==> job 1396: inputs <==
// topmodule
module topmodule (
    input clk,
    input en,reset,
    output [31:0] imem_addr,
    input  [31:0] imem_rdata,
    output [31:0] dmem_addr,
    output [31:0] dmem_wdata,
    output dmem_we,
    input  [31:0] dmem_rdata,
    output halted
);
clock: 7.9 ns
lec_check: 0
abc_area: 0
cap_margin: 20
cell_pad_in_sites_detail_placement: 0
cell_pad_in_sites_global_placement: 0
core_margin: 9
core_utilization: 48
cts_cluster_size: 80
max_routing_layer: met4
min_routing_layer: met2
place_density_lb_addon: 0.23
slew_margin: 20
tns_end_percent: 5
run.sh (not shown) runs the stock make flow with config.mk's settings and CLKGATE_MAP_FILE=.
==> inputs of job 5685, as changes to job 1396 <==
- ABC_AREA: 0 -> unset
- CELL_PAD_IN_SITES_DETAIL_PLACEMENT: 0 -> unset
- CELL_PAD_IN_SITES_GLOBAL_PLACEMENT: 0 -> unset
- CORE_MARGIN: 9 -> 2
- CORE_UTILIZATION: 48 -> 68
- CTS_CLUSTER_SIZE: 80 -> 32
- HOLD_SLACK_MARGIN: unset -> -0.09
- MAX_ROUTING_LAYER: met4 -> unset
- MIN_ROUTING_LAYER: met2 -> unset
- PLACE_DENSITY_LB_ADDON: 0.23 -> unset
==> flow/constraint.sdc (replaced) <==
create_clock -name core_clock -period 4.72 [get_ports {clk}]
set_input_delay 0.9440 -clock core_clock [delete_from_list [all_inputs] [get_ports {clk}]]
set_output_delay 0.9440 -clock core_clock [all_outputs]
set_load 0.01 [all_outputs]
==> Slide: Implementation Results <==
Synthesis and Place & Route Summary

Status
  – Outcome: finished with violations
  – SO Viols: setup timing

Final timing
  – Final setup margin: -0.0337 ns
  – Final setup viols: 2

Floorplan
  – FP Util: 68.9%
  – Die height: 268 um
Source of the figures above: job 5685

==> Slide: Implementation Results <==
Physical Implementation Snapshot

Status
  – Outcome: aborted with a tool error
  – Exit stage: 5_1_grt
  – Error msg: [ERROR GRT-0116] Global routing finished with congestion. Check the congestion regions in the DRC Viewer.

Yosys
  – Yosys Warn Count: 5
  – Aoi share: 23.0%

Floorplan
  – Die height: 332 um
Source of the figures above: job 1396


==> run A: inputs <==
Starting RTL as in the previous note.
## topmodule
module topmodule (
    input clk,
    input en,reset,
    output [31:0] imem_addr,
    input  [31:0] imem_rdata,
    output [31:0] dmem_addr,
    output [31:0] dmem_wdata,
    output dmem_we,
    input  [31:0] dmem_rdata,
    output halted
);
    wire pcre,pcwe,npcre,npcwe,regbwe,regbre1,regbre2,sgen,alumux1sel,alumux2sel,aluoutre,aluoutwe,Are,Awe,Bre,Bwe,dmemwe,lmdre,lmdwe,reginmuxsel,irwe,swap,select;
    wire [1:0] immmuxsel,incdec;
    wire [3:0] alusel;
    wire [2:0] cond;
    wire [31:0] ir;
    controlunit cu(clk,en,reset,ir,pcre,pcwe,npcre,npcwe,regbwe,regbre1,regbre2,sgen,alumux1sel,alumux2sel,aluoutre,aluoutwe,Are,Awe,Bre,Bwe,dmemwe,lmdre,lmdwe,reginmuxsel,irwe,immmuxsel,alusel,cond,incdec,swap,select,halted);
    datapath dp(clk,reset,pcre,pcwe,npcre,npcwe,regbwe,regbre1,regbre2,sgen,alumux1sel,alumux2sel,aluoutre,aluoutwe,Are,Awe,Bre,Bwe,dmemwe,lmdre,lmdwe,reginmuxsel,irwe,immmuxsel,cond,alusel,ir,incdec,swap,select,
  ...
Settings: LEC_CHECK=0, ABC_AREA=1, CAP_MARGIN=20, CORE_MARGIN=2, CORE_UTILIZATION=72, CTS_CLUSTER_DIAMETER=363, CTS_CLUSTER_SIZE=43, HOLD_SLACK_MARGIN=0.29, PLACE_DENSITY=0.35, SETUP_SLACK_MARGIN=0.31, SLEW_MARGIN=40; clock period 1.06 ns.
==> run Y (differences from run A) <==
==> flow/config.mk (replaced) <==
export PLATFORM = sky130hd
export DESIGN_NAME = topmodule
export DESIGN_NICKNAME = topmodule
export VERILOG_FILES = /design/flow/design.v
export SDC_FILE = /design/flow/constraint.sdc
export NUM_CORES = 4
export LEC_CHECK = 0
export CAP_MARGIN = 20
export CORE_MARGIN = 2
export CORE_UTILIZATION = 68
export CTS_CLUSTER_SIZE = 50
export HOLD_SLACK_MARGIN = -0.09
export SLEW_MARGIN = 20
export TNS_END_PERCENT = 5
==> flow/constraint.sdc (replaced) <==
create_clock -name core_clock -period 4.72 [get_ports {clk}]
set_input_delay 0.9440 -clock core_clock [delete_from_list [all_inputs] [get_ports {clk}]]
set_output_delay 0.9440 -clock core_clock [all_outputs]
set_load 0.01 [all_outputs]
==> qor summary <==
| item | run A | run Y |
|---|---|---|
| Horizontal extent of the die | 264 µm | 268 µm |
| Post-place instance area | 64600 µm² | 51800 µm² |
| Pre-placement core utilization | 0.726 | 0.689 |
| Rows | 95 | 96 |
| Die H | 264 µm | 268 µm |
| Total core area | 67000 µm² | 68800 µm² |
| Synth top cell by count | sky130_fd_sc_hd__nand2_1 | sky130_fd_sc_hd__edfxtp_1 |
| Post-synth top area share | 0.417 | 0.428 |
| XORs/XNORs by Area | 0.0133 | 0.0222 |
| Post-synthesis net count | 6221 | 4991 |
| Instance count after placement with tap cells included | 8111 | 5828 |
| Area of the mapped netlist | 48700 µm² | 47400 µm² |
| Summed standard-cell area reported by yosys | 48700 µm² | 47400 µm² |
| Yosys aoi share | 0.214 | 0.230 |
| Synthesized area divided by synthesized cell count | 8.09 µm² | 9.90 µm² |
| Adder Area Share | 0.0350 | 0.0359 |
| Final weighted congestion of routability-driven global placement | 1.28 | 1.04 |
| Place WS | -3.01 ns | -0.212 ns |
| Outcome | stopped before the end | finished with violations |
| Failing step | 4_1_cts | - |
| Violated checks | - | setup timing |
